==> inputs of 09-12 <==
==> flow/design.v <==
`timescale 1ns / 1ps
module logical(
input [15:0] a,b,
input [3*8:0] sel,
output reg [15:0] x
    );
 always@(*)
begin
    case(sel)
    "~": 
            x=~a;
    "|": 
            x=a|b;
    "&": 
            x=a&b;
    "~&": 
            x=~(a&b);
    "~|": 
            x=~(a|b);
    "^": 
            x=a^b;
    "~^": 
            x=~(a^b);
    "<<": 
            x=a<<1;
    ">>": 
            x=a>>1;
    "asl": 
            x={a[14:0],1'b0};
    "asr": 
            x={a[15],a[15:1]};
    "rol": 
            x={a[14:0],a[15]};
    "ror": 
            x={a[0],a[15:1]};  
    "cmp": 
            if(a>b)
                x=1;
             else if(a<b)
                x=16'hffff;
             else
                x=0;  
     default:
            x=0;
     endcase
end
endmodule
`timescale 1ns / 1ps
module arithmetic(
input [15:0] A,
input [15:0] B,
input [8:0] sel,
output reg [15:0] Sum,
output reg Cout
    );
wire [15:0] B_comp;
twos_comp TC(B,B_comp);
reg [15:0] b;
wire [15:0] S1;
wire c1;
adder A1( A, b, S1, c1);
always @(*)
case(sel)
"+" : begin
        b = B;
        Sum = S1;
        Cout = c1;
      end
"-" : begin
        b = B_comp;
        Sum = S1;
        Cout = 0;
      end       
default : begin
        b = B;
        Sum = 0;
        Cout = 0;
        end       
endcase 
endmodule
module adder(
input [15:0] A,
input [15:0] B,
output [15:0] Sum,
output Cout
    );
wire [2:0] cout_cla;
wire Cin;
assign Cin = 0;
carry_look_ahead CLA1(A[3:0],B[3:0], Cin, cout_cla[0]);
carry_look_ahead CLA2(A[7:4],B[7:4], cout_cla[0], cout_cla[1]);
carry_look_ahead CLA3(A[11:8],B[11:8], cout_cla[1], cout_cla[2] );  
carry_look_ahead CLA4(A[15:12],B[15:12], cout_cla[2], Cout );
ripple_carry_adder RCA1(A[3:0], B[3:0], Cin, Sum[3:0]);
ripple_carry_adder RCA2(A[7:4], B[7:4],cout_cla[0], Sum[7:4]);
ripple_carry_adder RCA3(A[11:8], B[11:8], cout_cla[1], Sum[11:8]);
ripple_carry_adder RCA4(A[15:12], B[15:12], cout_cla[2], Sum[15:12]);  
endmodule
module full_adder(
input a, b, cin,
output sum, cout
);
    assign sum = a ^ b ^ cin;
    assign cout = (a & b) | (b & cin) | (cin & a);
endmodule
module ripple_carry_adder(
    input [3:0] a, b,
    input cin,
    output [3:0] sum
);
    wire [3:0] c;
    full_adder FA1(a[0], b[0], cin, sum[0], c[0]);
    full_adder FA2(a[1], b[1], c[0], sum[1], c[1]);
    full_adder FA3(a[2], b[2], c[1], sum[2], c[2]);
    full_adder FA4(a[3], b[3], c[2], sum[3], c[3]);
endmodule
module carry_look_ahead(
input [3:0]a,b,
input Cin,
output Cout1);
wire [3:0]p,g;
assign p = a^b;
assign g = a&b;
assign Cout1 =  g[3] | (p[3] & g[2]) | (p[3] & p[2] & g[1]) | (p[3] & p[2] & p[1] & g[0]) | (p[3] & p[2] & p[1] & p[0] & Cin);
endmodule
module twos_comp(
input [15:0]B,
output [15:0]B_comp
);
assign B_comp = ~B + 1'b1;
endmodule
`timescale 1ns / 1ps
module multiplier( input clk, input[15:0]A1, B1, output reg [31:0] C);
integer i;
reg [31:0]A2;
reg [15:0]B2;
always@(posedge clk )
begin
		C=0;
		A2[15:0]=A1;
		A2[31:16]=0;
		B2=B1;
        for (i=0;i<16;i=i+1)
        begin
			if(B1[i]==1'b0)
			begin
				C=C+0;
			end
			else
			begin
				C=C+(A1<<i);
			end
		end
end
endmodule
`timescale 1ns / 1ps
module ALU(
input clk,
input [15:0]a,b,
input [3*8:0] op,
output  reg [31:0]out
    );
wire [15:0]z1,z2;
wire [31:0]z3;
reg [15:0] a1, a2, a3, b1, b2, b3;
reg [1:0] sel;
wire Cout;
always @(*)
if(  op == "" || op == "~" || op == "|" || op == "&" || op == "~&" || op == "~|" ||
     op == "^" || op == "~^" || op == ">>" || op == "<<" || op == "asr" || 
     op == "asl" || op == "ror" || op == "rol" || op == "cmp" )
 sel = 2'b00;
else if(op == "+" || op == "-")
    sel = 2'b01;
else if( op == "*" )
    sel = 2'b10;
else
    sel = 2'b00;
logical L(a1, b1, op, z1);
arithmetic AA1( a2,b2,op,z2,Cout);
multiplier M( clk,a3, b3, z3);
always @(*)
case(sel)
2'b00 : begin
        a1 = a;
        a2 = 0;
        a3 = 0;
        b1 = b;
        b2 = 0;
        b3 = 0;
        out[15:0] = z1;
        out[31:16] = 0;
        end
2'b01  : begin
        a1 = 0;
        a2 = a;
        a3 = 0;
        b1 = 0;
        b2 = b;
        b3 = 0;
        out[15:0] = z2;
        out[16] = Cout;
        out[31:17] = 0;
        end     
default :  begin
        a1 = 0;
        a2 = 0;
        a3 = a;
        b1 = 0;
        b2 = 0;
        b3 = b;
       out = z3;
        end            
endcase
endmodule
==> flow/run.sh <==
#!/bin/bash
# the make line also repeats each setting of config.mk as NAME=value (left out here)
make -C /OpenROAD-flow-scripts/flow DESIGN_CONFIG=/design/flow/config.mk WORK_HOME=/design/flow/orfs CLKGATE_MAP_FILE= finish
==> flow/config.mk <==
export PLATFORM = sky130hd
export DESIGN_NAME = ALU
export DESIGN_NICKNAME = ALU
export VERILOG_FILES = /design/flow/design.v
export SDC_FILE = /design/flow/constraint.sdc
export NUM_CORES = 4
export LEC_CHECK = 0
export CAP_MARGIN = 20
export CORE_MARGIN = 2
export CORE_UTILIZATION = 72
export CTS_CLUSTER_DIAMETER = 364
export CTS_CLUSTER_SIZE = 32
export HOLD_SLACK_MARGIN = 0.29
export PLACE_DENSITY_LB_ADDON = 0.12
export SLEW_MARGIN = 35
==> flow/constraint.sdc <==
create_clock -name core_clock -period 10.6 [get_ports {clk}]
set_input_delay 2.1200 -clock core_clock [delete_from_list [all_inputs] [get_ports {clk}]]
set_output_delay 2.1200 -clock core_clock [all_outputs]
set_load 0.01 [all_outputs]
==> 08-28 (differences from 09-12) <==
==> flow/config.mk (replaced) <==
export PLATFORM = sky130hd
export DESIGN_NAME = ALU
export DESIGN_NICKNAME = ALU
export VERILOG_FILES = /design/flow/design.v
export SDC_FILE = /design/flow/constraint.sdc
export NUM_CORES = 4
export LEC_CHECK = 0
export CAP_MARGIN = 20
export CORE_MARGIN = 2
export CORE_UTILIZATION = 58
export SLEW_MARGIN = 20
export TNS_END_PERCENT = 35
==> flow/constraint.sdc (replaced) <==
create_clock -name core_clock -period 22.8 [get_ports {clk}]
set_input_delay 4.5600 -clock core_clock [delete_from_list [all_inputs] [get_ports {clk}]]
set_output_delay 4.5600 -clock core_clock [all_outputs]
set_load 0.01 [all_outputs]
==> results.yml <==
# yosys + openroad results
status:
  outcome: "aborted with a tool error"
  failing_step: "detailed placement"
  tool.error: "[ERROR DPL-0038] Utilization greater than 100%, impossible to legalize"
synthesis:
  post-synth-top-count-cell: "sky130_fd_sc_hd__ha_1"
  fraction_of_synthesized_area_in_multiplexers: 0.0378
  simple_gate_area_frac: 0.240
  seq_area_frac_synth: 0.0350
  synth_cell_types: 86
  synth.cell_area_um2: 18300
  synth.top_cells.by_area: "sky130_fd_sc_hd__ha_1 (22%), sky130_fd_sc_hd__a21oi_1 (6.1%), sky130_fd_sc_hd__nand2_1 (6.1%)"
  compound_area_frac: 0.309
  synth_largest_type_area_fraction: 0.216
  edf_count: 0
floorplan:
  rows: 58
  floorplanUtilization: 0.730
  core-area_um2: 25100
  die_area_um2: 26700
  die.size.y_um: 164
  floorplan.die.width_um: 164
placement:
  gp_routability_congestion: 1.08
  numPortBuffers: 89
# the run above: 09-12

==> results.yml <==
# yosys + openroad results
status:
  outcome: "aborted with a tool error"
  failing_step: "global routing"
  tool.error: "[ERROR GRT-0232] Routing congestion too high. Check the congestion heatmap in the GUI."
synthesis:
  edf_count: 0
  synth_cell_types: 86
  compound_area_frac: 0.309
  fraction_of_synthesized_area_in_multiplexers: 0.0378
  synth_largest_type_area_fraction: 0.216
  synth.top_cells.by_area: "sky130_fd_sc_hd__ha_1 (22%), sky130_fd_sc_hd__a21oi_1 (6.1%), sky130_fd_sc_hd__nand2_1 (6.1%)"
floorplan:
  floorplan.die.width_um: 182
  die_area_um2: 33000
  die.size.y_um: 182
placement:
  gp_routability_congestion: 0.986
# the run above: 08-28


========
==> inputs of trial 25 <==
RTL: the design.v shown in full above, as it stands there.
clock: 25.6 ns
lec_check: 0
cap_margin: 5
core_margin: 2
core_utilization: 70
cts_cluster_diameter: 43
place_density: 0.65
setup_slack_margin: -1.47
slew_margin: 20
tns_end_percent: 35
run.sh (not shown) runs the stock make flow with config.mk's settings and CLKGATE_MAP_FILE=.
==> trial 96 (differences from trial 25) <==
- ABC_AREA: default -> 1
- CAP_MARGIN: 5 -> 20
- CORE_UTILIZATION: 70 -> 65
- CTS_CLUSTER_DIAMETER: 43 -> default
- PLACE_DENSITY: 0.65 -> default
- SETUP_SLACK_MARGIN: -1.47 -> default
- TNS_END_PERCENT: 35 -> default
==> flow/constraint.sdc (replaced) <==
create_clock -name core_clock -period 18.8 [get_ports {clk}]
set_input_delay 3.7600 -clock core_clock [delete_from_list [all_inputs] [get_ports {clk}]]
set_output_delay 3.7600 -clock core_clock [all_outputs]
set_load 0.01 [all_outputs]
==> GITHUB_STEP_SUMMARY <==
## PnR job results

| Metric | Value |
|---|---|
| Status | finished with violations |
| MI comb cells | ~2.4k |
| Logic share of the area | 74.88% |
| Failing Checks | negative setup slack |
| Setup violations, final | 7 |
| Final worst slack | -1.008 ns |
| Final-report hold violation count | 0 |
| Cell-internal power | 0.1042 mW |
| Slowest stage delay, CP | approximately 0.47 ns |
| Sequential cell area share | 2.790% |
| Synth top area share | 21.57% |
| Cell Area, Synth | 18330 um^2 |
| N_taps | 335 |
| Buf/Inv on CP | 7 |
| Total CTS buffers | 5 |
(the above is from trial 25)
==> GITHUB_STEP_SUMMARY <==
## Implementation flow summary

| Metric | Value |
|---|---|
| Commonest cells post-synth | nand2_1, inv_1, ha_1, nor2_1, a21oi_1 |
| Yosys stat area | 18480 um^2 |
| Pre-CTS WS | -3.595 ns |
| Yosys stat cell total | approximately 3.1k |
| Stopped at | clock tree synthesis (4_1_cts) |
| Status | did not finish |
| Main flop type | dfxtp_1 |
| DPL Wire Length | between 60 and 70 mm |
| Cell Area, Synth | 18480 um^2 |
| Flops out of synthesis | 32 |
| Yosys top cell by area | ha_1 |
| Error msg | [ERROR DPL-0038] Utilization greater than 100%, impossible to legalize |
| Yosys cell types | between 60 and 70 |
| Synth top area share | 21.40% |
| Area contributors post-synth | ha_1, nand2_1, inv_1 |
| Post-Syn Area per Cell | 5.905 um^2 |
| Adder-Cell Fraction of Synth Area | 24.22% |
| Syn Inst Count | approximately 3.1k |
(the above is from trial 96)

========
==> inputs of v11 <==
RTL: the design.v shown in full above, as it stands there.
export LEC_CHECK = 0
export ABC_AREA = 1
export CAP_MARGIN = 20
export CORE_MARGIN = 2
export CORE_UTILIZATION = 60
export CTS_CLUSTER_DIAMETER = 94
export SLEW_MARGIN = 20
create_clock -name core_clock -period 18.8 [get_ports {clk}]
==> v38 (differences from v11) <==
Settings changed: ABC_AREA 1 to unset, CORE_UTILIZATION 60 to 40, CTS_CLUSTER_DIAMETER 94 to unset, SETUP_SLACK_MARGIN set to 3.51.
==> flow/constraint.sdc (replaced) <==
create_clock -name core_clock -period 27.1 [get_ports {clk}]
set_input_delay 5.4200 -clock core_clock [delete_from_list [all_inputs] [get_ports {clk}]]
set_output_delay 5.4200 -clock core_clock [all_outputs]
set_load 0.01 [all_outputs]
==> v13 (differences from v11) <==
Settings changed: ABC_AREA 1 to unset, CORE_UTILIZATION 60 to 67, CTS_CLUSTER_DIAMETER 94 to unset, CTS_CLUSTER_SIZE set to 98.
==> flow/constraint.sdc (replaced) <==
create_clock -name core_clock -period 35.4 [get_ports {clk}]
set_input_delay 7.0800 -clock core_clock [delete_from_list [all_inputs] [get_ports {clk}]]
set_output_delay 7.0800 -clock core_clock [all_outputs]
set_load 0.01 [all_outputs]
==> comparison table <==
quantity                                                  v13             v11        v38
Status                               timing/DRC/antenna clean  did not finish  timing/DRC/antenna clean
Stage where the flow stopped                                -  global routing          -
Beginning of the worst hold path                         a[0]               -       a[0]
Sequential share of cell area                          3.241%               -     2.566%
Origin of the worst setup path                          op[1]               -      op[6]
Final period util                                      88.19%               -     91.54%
Sequential area share after synthesis                  3.495%          3.467%     3.495%
Layout Cells excl Fill                                   3011               -       3538
Total design power                                   124.0 uW               -   152.7 uW
Clock-cell share of area                              0.9242%               -    0.5965%
Worst Path Arrival                                   31.38 ns               -   25.00 ns
Setup WS pre-CTS                                     4.706 ns       -3.257 ns  0.2314 ns
Area share of the largest cell type after synthesis    21.57%          21.40%     21.57%
Initial Util                                           68.19%          60.72%     40.47%

========
==> inputs of run D <==
RTL: the design.v shown in full above, as it stands there.
clock: 10.6 ns
lec_check: 0
cap_margin: 20
core_margin: 2
core_utilization: 72
cts_cluster_diameter: 28
cts_cluster_size: 32
place_density_lb_addon: 0.12
setup_slack_margin: 3.01
slew_margin: 20
==> run C: changes against run D <==
- CORE_UTILIZATION: 72 -> 40
- CTS_CLUSTER_DIAMETER: 28 -> unset
- CTS_CLUSTER_SIZE: 32 -> unset
- GPL_TIMING_DRIVEN: unset -> 0
- HOLD_SLACK_MARGIN: unset -> 0.01
- PLACE_DENSITY_LB_ADDON: 0.12 -> unset
- SETUP_SLACK_MARGIN: 3.01 -> unset
==> flow/constraint.sdc (replaced) <==
create_clock -name core_clock -period 28.0 [get_ports {clk}]
set_input_delay 5.6000 -clock core_clock [delete_from_list [all_inputs] [get_ports {clk}]]
set_output_delay 5.6000 -clock core_clock [all_outputs]
set_load 0.01 [all_outputs]
==> qor summary <==
quantity                                                                     run D                     run C
Synth warnings                                                                   5                         5
Number of buffers inserted by port buffering                                    89                        81
Placer congestion estimate                                                    1.08                      1.00
Run status                                               aborted with a tool error  timing/DRC/antenna clean
Last stage reached                                              detailed placement                         -
Library cells used by synthesis                                                 86                        86
Xor/xnor share of the synthesized area                                       8.98%                     8.98%
Adder and majority gate portion of the synthesized area                      24.4%                     24.4%
Area of the die                                                       0.0267 sq mm              0.0475 sq mm
Number of synthesized flops with an enable pin                                   0                         0
AND-OR/OR-AND Cells, Area Fraction                                           30.9%                     30.9%
Die x size                                                             164 microns               218 microns
Placeable core area                                                   0.0251 sq mm              0.0453 sq mm
Floorplan-stage core utilization                                             73.0%                     40.5%
Height of the chip                                                     164 microns               218 microns
Area of the synthesized netlist per yosys stat                        0.0183 sq mm              0.0183 sq mm
Std-Cell Rows                                                                   58                        78
Dominant register cell                                    sky130_fd_sc_hd__dfxtp_1  sky130_fd_sc_hd__dfxtp_1
Share of the synthesized area in the top cell type                           21.6%                     21.6%
Count of instantiated cells in the yosys netlist                              2631                      2631
Sequential fraction of the synthesis area                                    3.50%                     3.50%
Post-synthesis instance area                                          0.0183 sq mm              0.0183 sq mm
Ys async rst share                                                              0%                        0%
I/O Pins                                                                        90                        90

========
==> inputs of raven <==
RTL: the design.v shown in full above, as it stands there.
clock: 32.6 ns
lec_check: 0
cap_margin: 20
core_margin: 2
core_utilization: 27
slew_margin: 20
==> delta (differences from raven) <==
--- a/flow/config.mk
+++ b/flow/config.mk
@@ -7,5 +7,7 @@
 export LEC_CHECK = 0
 export CAP_MARGIN = 20
 export CORE_MARGIN = 2
-export CORE_UTILIZATION = 27
+export CORE_UTILIZATION = 70
+export CTS_CLUSTER_DIAMETER = 190
+export CTS_CLUSTER_SIZE = 93
 export SLEW_MARGIN = 20
==> flow/constraint.sdc (replaced) <==
create_clock -name core_clock -period 28.0 [get_ports {clk}]
set_input_delay 5.6000 -clock core_clock [delete_from_list [all_inputs] [get_ports {clk}]]
set_output_delay 5.6000 -clock core_clock [all_outputs]
set_load 0.01 [all_outputs]
==> run summary <==
flow finished, numbers: tool warnings=72, switching power=a little over 0.05 mW, P_leak=about 10 nW, status=finished clean
# the run above: delta

==> run summary <==
flow finished, numbers: P_leak=between 10 and 15 nW, Dominant comb cell=AND-OR/OR-AND gates, worst hold path stage count=2, tool warnings=approximately 70, status=finished clean, switching power=0.04117 mW, Levels on crit path=104
# the run above: raven

Power is estimated from default activity; no workload was simulated.
